==> flow/design.v (excerpt) <==
module testSlave(input clk, input reset,
    input  S_AXI_RREADY,
    output S_AXI_RVALID,
    output[5:0] S_AXI_RID,
    output[31:0] S_AXI_RDATA,
    output[1:0] S_AXI_RRESP,
    output S_AXI_RLAST,
    output S_AXI_ARREADY,
    input  S_AXI_ARVALID,
    input [5:0] S_AXI_ARID,
    input [5:0] S_AXI_ARADDR,
    input [7:0] S_AXI_ARLEN,
    input [2:0] S_AXI_ARSIZE,
    input [1:0] S_AXI_ARBURST,
    output S_AXI_WREADY,
    input  S_AXI_WVALID,
    input [31:0] S_AXI_WDATA,
    input [3:0] S_AXI_WSTRB,
    input  S_AXI_WLAST,
    output S_AXI_AWREADY,
    input  S_AXI_AWVALID,
    input [5:0] S_AXI_AWID,
    input [5:0] S_AXI_AWADDR,
    input [7:0] S_AXI_AWLEN,
    input [2:0] S_AXI_AWSIZE,
    input [1:0] S_AXI_AWBURST,
    input  S_AXI_BREADY,
    output S_AXI_BVALID,
    output[5:0] S_AXI_BID,
    output[1:0] S_AXI_BRESP
);
  reg [1:0] axi_bresp;
  wire[1:0] T0;
  wire[1:0] T1;
  wire T2;
  wire T3;
  wire T4;
  wire T5;
  wire T6;
  reg  axi_bvalid;
  wire T7;
  wire T8;
  wire T9;
  wire T10;
  wire T11;
  wire T12;
  wire T13;
  wire T14;
  wire T15;
  reg  axi_wready;
  wire T16;
  wire T17;
  wire T18;
  wire T19;
  wire T20;
  wire T21;
  wire T22;
  wire T23;
  wire T24;
  wire T25;
  wire T26;
  wire T27;
  wire T28;
  reg  axi_awv_awr_flag;
  wire T29;
  wire T30;
  wire T31;
  wire T32;
  wire T33;
  wire T34;
  wire T35;
  reg  axi_arv_arr_flag;
  wire T36;
  wire T37;
  wire T38;
  wire T39;
  wire T40;
  wire T41;
  wire T42;
  wire T43;
  wire T44;
  wire T45;
  wire T46;
  reg  axi_arready;
  wire T47;
  wire T48;
  wire T49;
  wire T50;
  wire T51;
  wire T52;
  wire T53;
  wire T54;
  reg [7:0] axi_arlen;
  wire[7:0] T55;
  wire[7:0] T56;
  wire T57;
  wire T58;
  wire T59;
  wire T60;
  wire T61;
  wire T62;
  wire T63;
  reg [7:0] axi_arlen_cntr;
  wire[7:0] T64;
  wire[7:0] T65;
  wire[7:0] T66;
  wire[7:0] T67;
  wire T68;
  wire T69;
  wire T70;
  wire T71;
  reg  axi_rvalid;
  wire T72;
  wire T73;
  wire T74;
  wire T75;
  wire T76;
  wire T77;
  wire T78;
  wire T79;
  wire T80;
  wire T81;
  wire T82;
  wire T83;
  wire T84;
  wire T85;
  wire T86;
  wire T87;
  wire T88;
  wire T89;
  wire T90;
  ...
Size: ~2500 cells after synthesis, ~26000 sq um of cells after synthesis.
clock: 1.85 ns
lec_check: 0
abc_area: 1
cap_margin: 0
core_margin: 2
core_utilization: 72
cts_cluster_diameter: 275
cts_cluster_size: 10
hold_slack_margin: 0.24
place_density_lb_addon: 0.09
slew_margin: 20
run.sh (not shown) runs the stock make flow with config.mk's settings and CLKGATE_MAP_FILE=.
The starting point aborted during clock tree synthesis.
==> next run, changes <==
- CAP_MARGIN: 0 -> 20
- CORE_UTILIZATION: 72 -> 70
- CTS_CLUSTER_SIZE: 10 -> default
- HOLD_SLACK_MARGIN: 0.24 -> default
- PLACE_DENSITY: default -> 0.6
- PLACE_DENSITY_LB_ADDON: 0.09 -> default
- clock period: 1.85 -> 2.41 ns (I/O delays scaled with it)
The changed run finished with timing, DRC and antenna clean.
Synthesized area does not change.
Die area rose by about 2.8%.
Synthesized cell count stays the same.
==> next run, changes <==
- ABC_AREA: 1 -> default
- CORE_UTILIZATION: 70 -> 58
- CTS_CLUSTER_DIAMETER: 275 -> default
- PLACE_DENSITY: 0.6 -> default
- clock period: 2.41 -> 1.98 ns (I/O delays scaled with it)
Effect: The changed run finished but fails on setup timing; clock power rose by about 27%; design area rises by about 10%; sequential cell count stays the same.

Starting RTL as in the previous note.
Settings: LEC_CHECK=0, CAP_MARGIN=20, CORE_MARGIN=2, CORE_UTILIZATION=67, CTS_CLUSTER_SIZE=14, SETUP_SLACK_MARGIN=0.71, SLEW_MARGIN=20; clock period 2.66 ns.
==> next run, changes <==
Settings changed: CORE_UTILIZATION 67 to 48, CTS_CLUSTER_SIZE 14 to not set, PLACE_DENSITY set to 0.6, SETUP_SLACK_MARGIN 0.71 to not set.
Clock period 2.66 ns to 3.01 ns, I/O delays scaled along.
After rerunning:
- count of clock-buffer cells in the layout came out higher by 14
- global-route usage goes down by 8.8 points
- wire length is lower by roughly a tenth
- power decreases by roughly a tenth
- critical path depth falls by 3
- via count drops by a little under a tenth
- maximum frequency goes down by a little under a tenth
- setup slack improved by 0.12 ns
- final cell count increases by a few percent
- combinational power goes down by a quarter to a third
- final area came out lower by a little under a tenth
==> next run, changes <==
Settings changed: CORE_UTILIZATION 48 to 40.
Clock period 3.01 ns to 2.87 ns, I/O delays scaled along.
The new run completed without violations.
Combinational power grows by about 6%.
Synthesized area is unchanged.
Utilization drops by 9.8 points.
Sequential share of layout area went down by 0.13 points.
Die area goes up by about 20%.
Sequential power grows by about 5%.
Total power climbs by 2.1%.
==> next run, changes <==
Settings changed: CORE_UTILIZATION 40 to 72, CTS_CLUSTER_SIZE set to 42.
Clock period 2.87 ns to 2.27 ns, I/O delays scaled along.
=> With this change the flow finished with negative setup slack left; die area goes down by 44%; critical path depth is higher by 1; routed wire length came out higher by 11%; worst hold slack got worse by 0.26 ns; first-iteration DRC count climbs by 70%.
==> next run, changes <==
Settings changed: ABC_AREA set to 1, PLACE_DENSITY 0.6 to 0.79, SETUP_SLACK_MARGIN set to 0.66.
The changed run never finished: it broke off in global routing (5_1_grt).
Die area came out lower slightly.
Synthesized cell count climbs by a quarter to a third.
Synthesized area drops slightly.
==> next run, changes <==
Settings changed: ABC_AREA 1 to not set, PLACE_DENSITY 0.79 to 0.65.
This time the run completed, yet does not pass: negative setup slack.
Die size increases slightly.
Area after synthesis climbs slightly.
Synthesized cell count went down by about a fifth.

## v11
testSlave again, from the RTL that the note above started with.
Settings: LEC_CHECK=0, CAP_MARGIN=20, CORE_MARGIN=2, CORE_UTILIZATION=70, CTS_CLUSTER_SIZE=41, PLACE_DENSITY=0.63, SETUP_SLACK_MARGIN=0.4, SLEW_MARGIN=20; clock period 1.82 ns.
v11: all stages done; final checks FAILED (setup timing).
What v21 does differently from v11 at the input level:
Settings: CORE_UTILIZATION now 65, was 70; CTS_CLUSTER_SIZE no longer set, was 41; PLACE_DENSITY no longer set, was 0.63; the clock period (ns, I/O delays scaled along) now 2.39, was 1.82.
v21 reached the final stage; the timing, design-rule and antenna checks on its layout passed. From v11 to v21 the numbers moved as follows: portion of total power attributed to the clock network increased 1.0 points; proportion of cell area occupied by registers increased 0.38 points; initial antenna violation count increased 4. For v21, the capturing element of the worst setup path was axi_rdata[5]$_DFFE_PP_, unlike v11, where it was axi_rdata[4]$_DFFE_PP_. v21 vs v11, launch point of the critical path: axi_araddr[2]$_DFFE_PP_ vs axi_awaddr[2]$_DFFE_PP_.
#### Input delta (v54 over v21)
Settings: SETUP_SLACK_MARGIN now -0.16, was 0.4; CORE_UTILIZATION now 70, was 65; the clock period (ns, I/O delays scaled along) now 1.67, was 2.39.
### Flow results
Across v21 and v54, a clean result was obtained everywhere but in v54. Although v54 finished all stages, its layout failed final checks on setup timing. Total design power up about 43% in v54 wrt v21. The total length of routed wires of v54 exceeds that of v21 by 11%. Measured against each other, v54 and v21 differ in met2 layer wire length in the routed design, the higher figure coming from v54. Comparing v54 and v21, the higher vias after detailed routing is on v54. Sequential power grows by more than a quarter when moving from v21 to v54. [compare] base=v21 new=v54: first-iteration DRC count now sits higher, shortest period the worst path allows +230 ps. As far as share of total power in sequential cells is concerned, v54 and v21 perform about the same. Looking at critical path depth in cells across v54 and v21, the one that comes out higher is v21.

== build 98 ==
Starting RTL as in the previous note.
make LEC_CHECK=0 ABC_AREA=1 CAP_MARGIN=40 CELL_PAD_IN_SITES_DETAIL_PLACEMENT=1 CELL_PAD_IN_SITES_GLOBAL_PLACEMENT=0 CORE_ASPECT_RATIO=1.41 CORE_MARGIN=7 CORE_UTILIZATION=26 CTS_CLUSTER_DIAMETER=64 CTS_CLUSTER_SIZE=77 GPL_ROUTABILITY_DRIVEN=0 GPL_TIMING_DRIVEN=0 HOLD_SLACK_MARGIN=0.02 MAX_ROUTING_LAYER=met5 PLACE_DENSITY=0.44 SETUP_SLACK_MARGIN=-0.1 SLEW_MARGIN=40 TNS_END_PERCENT=40 finish   # period 2.54 ns
Completing all stages was not enough for build 98: its layout failed the final checks because of setup timing.
Input changes introduced in build 89 (baseline for comparison: build 98):
Settings: CORE_MARGIN now 2, was 7; CTS_CLUSTER_SIZE now 71, was 77; ABC_AREA no longer set, was 1; CORE_UTILIZATION now 18, was 26; GPL_ROUTABILITY_DRIVEN no longer set, was 0; SETUP_SLACK_MARGIN no longer set, was -0.1; CORE_ASPECT_RATIO now 1.31, was 1.41; CELL_PAD_IN_SITES_DETAIL_PLACEMENT now 2, was 1; GPL_TIMING_DRIVEN now 1, was 0; CAP_MARGIN now 15, was 40; CELL_PAD_IN_SITES_GLOBAL_PLACEMENT no longer set, was 0.
### Flow results
Build 89: full flow OK, the timing, design-rule and antenna checks passed. Build 98: all stages done; final checks FAILED (setup timing). Cmp build 98 and build 89 / core utilization / higher: build 98. Comparing clock skew for build 98 and build 89, the bigger number came from build 98. Build 89 ends up with lower total power after layout than build 98 does. Build 89 gives less part of the total power dissipated in the clock network than build 98 did. [compare] base=build 98 new=build 89: portion of the layout cell area used by clock cells down 1.3 points; share of the final layout cell area in sequential cells saw a decrease. Clock buffer count in the final layout: lower on build 89. Relative to build 98, the yosys cell count measured on build 89 has decreased by more than 10%. Summary of build 89 over build 98: overall routing resource usage fell by 8.2 points; area figure in the yosys stat output has increased; count of plain and timing-repair buffers went down.
### build 89 -> build 95
Settings: clearing MAX_ROUTING_LAYER, which used to be met5; swapping 0.44 for 0.6 in PLACE_DENSITY; swapping 40 for 20 in SLEW_MARGIN; swapping 18 for 65 in CORE_UTILIZATION; clearing HOLD_SLACK_MARGIN, which used to be 0.02; clearing CTS_CLUSTER_DIAMETER, which used to be 64; clearing CORE_ASPECT_RATIO, which used to be 1.31; swapping 15 for 20 in CAP_MARGIN; clearing CELL_PAD_IN_SITES_DETAIL_PLACEMENT, which used to be 2; clearing GPL_TIMING_DRIVEN, which used to be 1; clearing TNS_END_PERCENT, which used to be 40; clearing CTS_CLUSTER_SIZE, which used to be 71; swapping 2.54 for 1.67 in the clock period (ns, I/O delays scaled along).
Results
- In build 95 the implementation ran to completion but is not tape-out ready, as the final checks report setup timing.
- In summary, build 89 completed successfully, with a layout that passed the timing, design-rule and antenna checks.
- Build 95 against build 89: arrival time reported for the critical path endpoint went down by 0.33 ns, area of all placed cells without fillers went up by about 3%, sum of negative setup slack went down by 429.81 ns.
- Delta (build 95 minus build 89): core utilization went up 61 points; number of buffers outside the clock class in the layout now larger.
- [compare] base=build 89 new=build 95: fraction of cell area in non-clock buffers +4.5 points; final clock period utilization by the worst path +40 points.
- Between build 95 and build 89, count of cells along the worst hold path is lower for build 89, build 95 comes in above that.
diff inputs: build 95 => build 35
Settings: putting SETUP_SLACK_MARGIN at 0.4 where nothing was set; swapping 20 for 40 in CAP_MARGIN; swapping 0.6 for 0.65 in PLACE_DENSITY; swapping 65 for 72 in CORE_UTILIZATION; putting CTS_CLUSTER_SIZE at 37 where nothing was set.
==> results <==
Build 35 did not finish; a tool error ended it in 5_1_grt. Build 35 against build 95: area of the core went down, post-cts hold buffer count did not really move. Build 35 against build 95: cell count after placement decreased by 29 relative to the old numbers; Yosys chip area closely matched the old numbers; detailed placer's ending HPWL increased by 4.2% relative to the old numbers; overall die area decreased by 4000 sq um relative to the old numbers. Diff build 95..build 35 | area share of and-or/or-and cells after synthesis | negligible. Taking build 95 as the reference, in build 35 post-CTS repair timing setup buffer count up 140%, number of clock buffers inserted by TritonCTS down 1.
Edits applied to the flow inputs when going from build 35 to build 67:
Settings: a change of CAP_MARGIN from 40 to 5; a change of the clock period (ns, I/O delays scaled along) from 1.67 to 2.25.
[summary]
Changes observed in build 67 relative to build 35: deepest clock path buffer count held; placer's final routability congestion estimate went down 0.029; standard-cell row count held.
The layout from build 67, despite a flow that completed every stage, fails the layout checks, with the failing checks listed as setup timing.
As far as die width goes, build 67 and build 35 are indistinguishable; the numbers are identical.
Power figures rest on the tool's default switching activity, not on a simulated workload.
